== main ==
==> flow/design.v (excerpt) <==
module LearningMachine(input clk,rst, start, input [6:0] x1Data,x2Data, input [1:0] tData, output[1:0] signYin, output[13:0] w1,w2,b,Yin,output ReadEn, Ready);
  wire [1:0]Select1, Sel1, Sel2;
  wire  flag, InitYin, InitW1, InitW2, InitB, InitFlag, InitAlpha, LdX1, LdX2, LdT, Select2, LdYin, LdFlag, LdAlphaT, LdW1, LdW2, LdB;
  Controller controller(clk, rst, start, compare, flag, InitYin, InitW1, InitW2, InitB, InitFlag, InitAlpha, LdX1, LdX2, LdT, Select2, LdYin, LdFlag, LdAlphaT, LdW1, LdW2, LdB, ReadEn, Ready, Select1, Sel1, Sel2);
  DataPath datapath(clk,rst, x1Data,x2Data, tData, InitYin, InitW1, InitW2, InitB, InitFlag, InitAlpha, LdX1, LdX2, LdT, Select2, LdYin, LdFlag, LdAlphaT, LdW1, LdW2, LdB, Select1, Sel1, Sel2, compare, flag, signYin, w1,w2,b,Yin);
endmodule
export LEC_CHECK = 0
export CAP_MARGIN = 30
export CORE_MARGIN = 2
export CORE_UTILIZATION = 70
export CTS_CLUSTER_DIAMETER = 31
export SLEW_MARGIN = 20
create_clock -name core_clock -period 7.0 [get_ports {clk}]
run.sh (not shown) runs the stock make flow with config.mk's settings and CLKGATE_MAP_FILE=.
main did not finish; the tool stopped in 5_1_grt with error GRT-0116.
> inputs changed (main -> the feature branch)
- setting ABC_AREA to 1 for the first time
- setting CTS_CLUSTER_SIZE to 15 for the first time
- setting PLACE_DENSITY_LB_ADDON to 0.2 for the first time
[summary]
The feature branch did not finish: a tool error stopped it during 5_1_grt.
Diff main -> the feature branch: synthesized area now sits higher; area of placed instances ~0 delta.
Compared with main, in the feature branch clock sink count about even, mux share of post-synthesis cell area went down by 4.6 points.
Diff main -> the feature branch: horizontal extent of the die went up by about 1.1%; final HPWL from detailed placement went up by 5.5%; post-synthesis share of cell area spent on xor and xnor gates went down by 3.4 points; cell count after placement went up by 15%.
Higher area share of and/or/nand/nor cells after synthesis among main and the feature branch: the feature branch
The final reports for the feature branch and main show chip area estimate from yosys synthesis higher in the former.
The area of the chip of the feature branch exceeds that of main by 310 um2.

* * *

## run 1
Starting RTL as in the previous note.
export LEC_CHECK = 0
export CAP_MARGIN = 20
export CORE_MARGIN = 9
export CORE_UTILIZATION = 40
export CTS_CLUSTER_DIAMETER = 371
export CTS_CLUSTER_SIZE = 99
export SETUP_SLACK_MARGIN = -1.14
export SLEW_MARGIN = 20
create_clock -name core_clock -period 12.0 [get_ports {clk}]
Run 1 did not stop at any stage, and its layout met the timing, design-rule and antenna checks.
--- input diff run 1..run 2 ---
# run 1
export LEC_CHECK = 0
export CAP_MARGIN = 20
export CORE_MARGIN = 9
export CORE_UTILIZATION = 40
export CTS_CLUSTER_DIAMETER = 371
export CTS_CLUSTER_SIZE = 99
export SETUP_SLACK_MARGIN = -1.14
export SLEW_MARGIN = 20
create_clock -name core_clock -period 12.0 [get_ports {clk}]
# run 2
export LEC_CHECK = 0
export CAP_MARGIN = 20
export CORE_ASPECT_RATIO = 0.5
export CORE_MARGIN = 9
export CORE_UTILIZATION = 42
export CTS_CLUSTER_DIAMETER = 371
export CTS_CLUSTER_SIZE = 99
export SETUP_SLACK_MARGIN = -1.14
export SLEW_MARGIN = 20
export TNS_END_PERCENT = 5
create_clock -name core_clock -period 12.0 [get_ports {clk}]
## What came out
The flow did not stop early for run 2: all stages ran, and the layout cleared the timing, design-rule and antenna checks.
Run 2 against run 1: number of cells on the worst reg-to-reg path up 6.5%, met3 routed wirelength up about 10%.
Looking at critical-path cell with the highest stage delay, the sky130_fd_sc_hd__dfrtp_1 result is from run 2; the sky130_fd_sc_hd__and3b_1 one comes from run 1.
Relative to run 2, the following input files were edited for run 3:
# run 2
export LEC_CHECK = 0
export CAP_MARGIN = 20
export CORE_ASPECT_RATIO = 0.5
export CORE_MARGIN = 9
export CORE_UTILIZATION = 42
export CTS_CLUSTER_DIAMETER = 371
export CTS_CLUSTER_SIZE = 99
export SETUP_SLACK_MARGIN = -1.14
export SLEW_MARGIN = 20
export TNS_END_PERCENT = 5
create_clock -name core_clock -period 12.0 [get_ports {clk}]
# run 3
export LEC_CHECK = 0
export CAP_MARGIN = 20
export CELL_PAD_IN_SITES_GLOBAL_PLACEMENT = 3
export CORE_ASPECT_RATIO = 0.67
export CORE_MARGIN = 9
export CORE_UTILIZATION = 18
export GPL_ROUTABILITY_DRIVEN = 1
export MAX_ROUTING_LAYER = met4
export MIN_ROUTING_LAYER = met1
export SLEW_MARGIN = 10
export TNS_END_PERCENT = 80
create_clock -name core_clock -period 12.0 [get_ports {clk}]
==> results <==
- Looking at area growth from synthesis to final layout, run 3 sits 5.9 points above run 2.
- The run showing the greater timing-limited maximum frequency is run 2.
- Between run 2 and run 3, the difference in area of the multi-input gates is negligible.
- Run comparison: run 3 launching instance or port of the critical path controller.ps[1]; run 2 launching instance or port of the critical path controller.ps[3]
- Fraction of met3 tracks used by global routing was higher in the run labelled run 2.
- There was hardly any difference in hold slack between run 2 and run 3.
- Overall fraction of global-route tracks in use: run 2 and run 3 compared, higher one is run 2
What run 4 does differently from run 3 at the input level:
# run 3
export LEC_CHECK = 0
export CAP_MARGIN = 20
export CELL_PAD_IN_SITES_GLOBAL_PLACEMENT = 3
export CORE_ASPECT_RATIO = 0.67
export CORE_MARGIN = 9
export CORE_UTILIZATION = 18
export GPL_ROUTABILITY_DRIVEN = 1
export MAX_ROUTING_LAYER = met4
export MIN_ROUTING_LAYER = met1
export SLEW_MARGIN = 10
export TNS_END_PERCENT = 80
create_clock -name core_clock -period 12.0 [get_ports {clk}]
# run 4
export LEC_CHECK = 0
export CAP_MARGIN = 20
export CORE_MARGIN = 2
export CORE_UTILIZATION = 40
export SLEW_MARGIN = 20
create_clock -name core_clock -period 5.92 [get_ports {clk}]
- In run 4 the implementation ran to completion but is not tape-out ready, as the final checks report negative setup slack.
- Delta (run 4 minus run 3): global-route usage saw an increase, sequential portion of the cell area saw a decrease, finished layout cell area rose 22%.
- Run 4 vs run 3: die height down by more than 10%
- [compare] base=run 3 new=run 4: tally of filler cells in the layout -65%.
- DRC marker count from the first detailed-route iteration: run 4 vs run 3 up 27%
- Diff run 3..run 4 | net count after synthesis | unchanged
- Delta(global-route track usage on met2, run 4 - run 3) > 0
- When the final numbers for run 4 and run 3 were put side by side, the post-route core utilization turned out to be smaller in run 3.
#### Input delta (run 5 over run 4)
# run 4
export LEC_CHECK = 0
export CAP_MARGIN = 20
export CORE_MARGIN = 2
export CORE_UTILIZATION = 40
export SLEW_MARGIN = 20
create_clock -name core_clock -period 5.92 [get_ports {clk}]
# run 5
export LEC_CHECK = 0
export CAP_MARGIN = 0
export CORE_MARGIN = 2
export CORE_UTILIZATION = 40
export MAX_ROUTING_LAYER = met4
export SLEW_MARGIN = 20
create_clock -name core_clock -period 12.0 [get_ports {clk}]
==> results <==
Run 5 vs. run 4: global-route met3 utilization climbed 0.34 points, global routing met1 resource utilization decreased 3.6 points, clock slew at the register clock pins of the worst setup and hold paths essentially unchanged. Per the final summary, run 5 finished and its layout is clean on timing, DRC and antenna. Detailed route, run 5 vs run 4: via total lower for run 5. The design area of run 5 is lower than that of run 4.

* * *

Starting RTL as in the previous note.
export LEC_CHECK = 0
export ABC_AREA = 1
export CAP_MARGIN = 20
export CORE_MARGIN = 2
export CORE_UTILIZATION = 70
export CTS_CLUSTER_DIAMETER = 52
export CTS_CLUSTER_SIZE = 30
export PLACE_DENSITY = 0.65
export SETUP_SLACK_MARGIN = 2.23
export SLEW_MARGIN = 20
create_clock -name core_clock -period 8.42 [get_ports {clk}]
The starting point did not get past global routing.
Rerun with:
--- a/flow/config.mk
+++ b/flow/config.mk
@@ -8 +7,0 @@
-export ABC_AREA = 1
@@ -12,4 +11 @@
-export CTS_CLUSTER_DIAMETER = 52
-export CTS_CLUSTER_SIZE = 30
-export PLACE_DENSITY = 0.65
-export SETUP_SLACK_MARGIN = 2.23
+export CTS_CLUSTER_SIZE = 32
==> flow/constraint.sdc (replaced) <==
create_clock -name core_clock -period 7.66 [get_ports {clk}]
set_input_delay 1.5320 -clock core_clock [delete_from_list [all_inputs] [get_ports {clk}]]
set_output_delay 1.5320 -clock core_clock [all_outputs]
set_load 0.01 [all_outputs]
This time the run ran to the end with violations: setup timing.
Area after synthesis fell by a few percent.
Die area fell by a few percent.
Synthesized cell count fell by about a fifth.

* * *

job 3908:
Starting RTL as in the previous note.
make LEC_CHECK=0 CAP_MARGIN=10 CORE_MARGIN=2 CORE_UTILIZATION=71 CTS_CLUSTER_DIAMETER=26 CTS_CLUSTER_SIZE=71 GPL_TIMING_DRIVEN=1 MAX_ROUTING_LAYER=met4 MIN_ROUTING_LAYER=met1 PLACE_DENSITY=0.77 SETUP_SLACK_MARGIN=1.19 SLEW_MARGIN=40 finish   # period 6.54 ns
Job 3908: it failed with a tool error in clock tree synthesis (4_1_cts), so there are no final results.
Changes in job 978 relative to job 3908:
--- a/flow/config.mk
+++ b/flow/config.mk
@@ -7,0 +8 @@
+export ABC_AREA = 1
@@ -10 +11 @@
-export CORE_UTILIZATION = 71
+export CORE_UTILIZATION = 72
@@ -12 +13 @@
-export CTS_CLUSTER_SIZE = 71
+export CTS_CLUSTER_SIZE = 34
@@ -16,3 +17,2 @@
-export PLACE_DENSITY = 0.77
-export SETUP_SLACK_MARGIN = 1.19
-export SLEW_MARGIN = 40
+export PLACE_DENSITY = 0.75
+export SLEW_MARGIN = 20
==> flow/constraint.sdc <==
create_clock -name core_clock -period 7.81 [get_ports {clk}]
set_input_delay 1.5620 -clock core_clock [delete_from_list [all_inputs] [get_ports {clk}]]
set_output_delay 1.5620 -clock core_clock [all_outputs]
set_load 0.01 [all_outputs]
==> results <==
Compared with job 3908, job 978 shows a lower xor/xnor share of the synthesized area. On share of synthesized area occupied by flip-flops and latches, the higher figure sits with job 3908, not job 978. Diff job 3908 -> job 978 | yosys-reported design area after synthesis | increase of about 2.4%. STATUS run=job 978 STAGES=ALL_DONE FINAL_CHECKS=FAILED CAUSE=negative setup slack. Delta (job 978 minus job 3908): count of distinct cell types in the synthesized netlist lost 25; post-synthesis share of cell area spent on and, or, nand and nor gates grew by 6.2 points. Die size of job 978 exceeds that of job 3908 slightly. Job 978 ends up with higher count of instantiated cells in the yosys netlist than job 3908 does. Per the comparison of job 978 with job 3908, synthesized area picked up an extra about 2.4%, number of primary I/O pins neither gained nor lost much.
diff inputs: job 978 => job 6021
--- a/flow/config.mk
+++ b/flow/config.mk
@@ -8 +7,0 @@
-export ABC_AREA = 1
@@ -11 +10 @@
-export CORE_UTILIZATION = 72
+export CORE_UTILIZATION = 68
@@ -17 +15,0 @@
-export PLACE_DENSITY = 0.75
==> comparison <==
- Between job 978 and job 6021, routability congestion estimate from global placement decreased.
- Relative to job 978, the share of cell area taken by flip-flops and latches of job 6021 is lower by 0.37 points.
- Job 6021: post-route core utilization 0.28 points above job 978
- In the reports for job 978 and job 6021, the larger via count belongs to job 978.
- Fmax | job 6021 vs job 978 | job 6021 slower
- Note that the tally of non-filler cells in the final layout recorded for job 6021 amounts to 0.873 times the value seen in job 978.
- Not one of job 978 and job 6021 finished clean.

* * *

Starting RTL as in the previous note.
clock: 13.0 ns
lec_check: 0
cap_margin: 0
cell_pad_in_sites_detail_placement: 1
core_margin: 5
core_utilization: 40
cts_cluster_size: 48
hold_slack_margin: 0.15
max_routing_layer: met4
slew_margin: 30
The starting point passed the timing, design-rule and antenna checks.
Change:
CAP_MARGIN = 20   (was 0)
CELL_PAD_IN_SITES_DETAIL_PLACEMENT = unset   (was 1)
CORE_MARGIN = 2   (was 5)
CORE_UTILIZATION = 72   (was 40)
CTS_CLUSTER_SIZE = 37   (was 48)
HOLD_SLACK_MARGIN = unset   (was 0.15)
MAX_ROUTING_LAYER = unset   (was met4)
SLEW_MARGIN = 20   (was 30)
clock period = 7.94 ns   (was 13.0 ns; I/O delays follow)
The changed run finished but fails on setup timing.
Wire length came out higher by 31%.
Cell area came out higher by 10%.
Utilization came out higher by 47 points.
Maximum frequency came out higher by 10%.
Flip-flop count stays the same.
Register-to-register slack is worse by 4200 ps.
Count of clock-buffer cells in the layout came out higher by 1.
Die area came out lower by 48%.
Change:
CORE_UTILIZATION = 40   (was 72)
CTS_CLUSTER_SIZE = unset   (was 37)
clock period = 12.0 ns   (was 7.94 ns; I/O delays follow)
The changed run completed without violations.
Critical path depth fell by 1.
Worst hold slack is worse by 25 ps.
Setup slack is better by 3300 ps.
Cell area fell by 9.4%.
Routed wire length fell by 31%.
Maximum frequency fell by 8.6%.
Core utilization fell by 47 points.
Register-to-register slack is better by 3300 ps.
Change:
CORE_ASPECT_RATIO = 1.38   (was unset)
CORE_MARGIN = 9   (was 2)
CTS_CLUSTER_DIAMETER = 371   (was unset)
CTS_CLUSTER_SIZE = 99   (was unset)
SETUP_SLACK_MARGIN = -1.14   (was unset)
TNS_END_PERCENT = 5   (was unset)
After rerunning: Hold slack barely changes. Wire length came out higher by about 4.4%. Via count drops by 2.1%. Worst setup slack degrades by 27 ps. Global-route usage goes down by 2.8 points. Cell area grows by about 0.5%. Critical path depth drops by 3. Fmax stays flat. Utilization grows by 0.52 points.
Change:
CORE_ASPECT_RATIO = unset   (was 1.38)
CORE_MARGIN = 2   (was 9)
CTS_CLUSTER_DIAMETER = unset   (was 371)
CTS_CLUSTER_SIZE = unset   (was 99)
GPL_ROUTABILITY_DRIVEN = 0   (was unset)
MIN_ROUTING_LAYER = met2   (was unset)
SETUP_SLACK_MARGIN = unset   (was -1.14)
TNS_END_PERCENT = unset   (was 5)
=> Now the flow finished but failed the layout checks on DRC; global-route usage came out higher by 14 points; fmax drops slightly; routed wire length rises slightly; design area fell slightly; cell count drops slightly; die area came out lower by about a fifth.

* * *

Setup of run A:
LearningMachine again, from the RTL that the note above started with.
==> flow/config.mk <==
export PLATFORM = sky130hd
export DESIGN_NAME = LearningMachine
export DESIGN_NICKNAME = LearningMachine
export VERILOG_FILES = /design/flow/design.v
export SDC_FILE = /design/flow/constraint.sdc
export NUM_CORES = 4
export LEC_CHECK = 0
export CAP_MARGIN = 10
export CELL_PAD_IN_SITES_GLOBAL_PLACEMENT = 1
export CORE_MARGIN = 6
export CORE_UTILIZATION = 55
export CTS_CLUSTER_DIAMETER = 351
export GPL_ROUTABILITY_DRIVEN = 0
export GPL_TIMING_DRIVEN = 0
export MAX_ROUTING_LAYER = met4
export MIN_ROUTING_LAYER = met1
export PLACE_DENSITY_LB_ADDON = 0.06
export SETUP_SLACK_MARGIN = 2.22
export SLEW_MARGIN = 20
export TNS_END_PERCENT = 55
==> flow/constraint.sdc <==
create_clock -name core_clock -period 9.61 [get_ports {clk}]
set_input_delay 1.9220 -clock core_clock [delete_from_list [all_inputs] [get_ports {clk}]]
set_output_delay 1.9220 -clock core_clock [all_outputs]
set_load 0.01 [all_outputs]
The flow did not stop early for run A: all stages ran, and the layout cleared the timing, design-rule and antenna checks.
#### Input delta (run B over run A)
- CORE_ASPECT_RATIO now 0.76, previously not set
- CAP_MARGIN now 5, was 10
- GPL_ROUTABILITY_DRIVEN now 1, was 0
- MIN_ROUTING_LAYER now met2, was met1
- PLACE_DENSITY_LB_ADDON now 0.25, was 0.06
- the clock period (ns, I/O delays scaled along) now 14.7, was 9.61
## What came out
- Diff run B and run A: setup slack higher in run B
- Re worst path arrival time: run B and run A aren't equal, and the lower value belongs to run A.
- Completing all stages was not enough for run B: its layout failed the final checks because of design-rule violations.
- Any difference in wire length of the first global-routing pass between run B and run A is small enough to ignore.
#### Input delta (run C over run B)
- TNS_END_PERCENT removed (was 55)
- CORE_UTILIZATION changed from 55 to 40
- CORE_MARGIN changed from 6 to 2
- MIN_ROUTING_LAYER removed (was met2)
- GPL_TIMING_DRIVEN removed (was 0)
- CELL_PAD_IN_SITES_GLOBAL_PLACEMENT removed (was 1)
- CAP_MARGIN changed from 5 to 20
- GPL_ROUTABILITY_DRIVEN removed (was 1)
- MAX_ROUTING_LAYER removed (was met4)
- PLACE_DENSITY_LB_ADDON removed (was 0.25)
- SETUP_SLACK_MARGIN removed (was 2.22)
- CORE_ASPECT_RATIO removed (was 0.76)
- CTS_CLUSTER_DIAMETER removed (was 351)
- the clock period (ns, I/O delays scaled along) changed from 14.7 to 9.33
Results
Run C ran to completion and came out clean on the timing, design-rule and antenna checks. Looking at run B and run C, the area after detailed placement is a wash. Summary of run C over run B: pre-CTS setup slack fell 4800 ps. Compared with run B, in run C wire length lower.
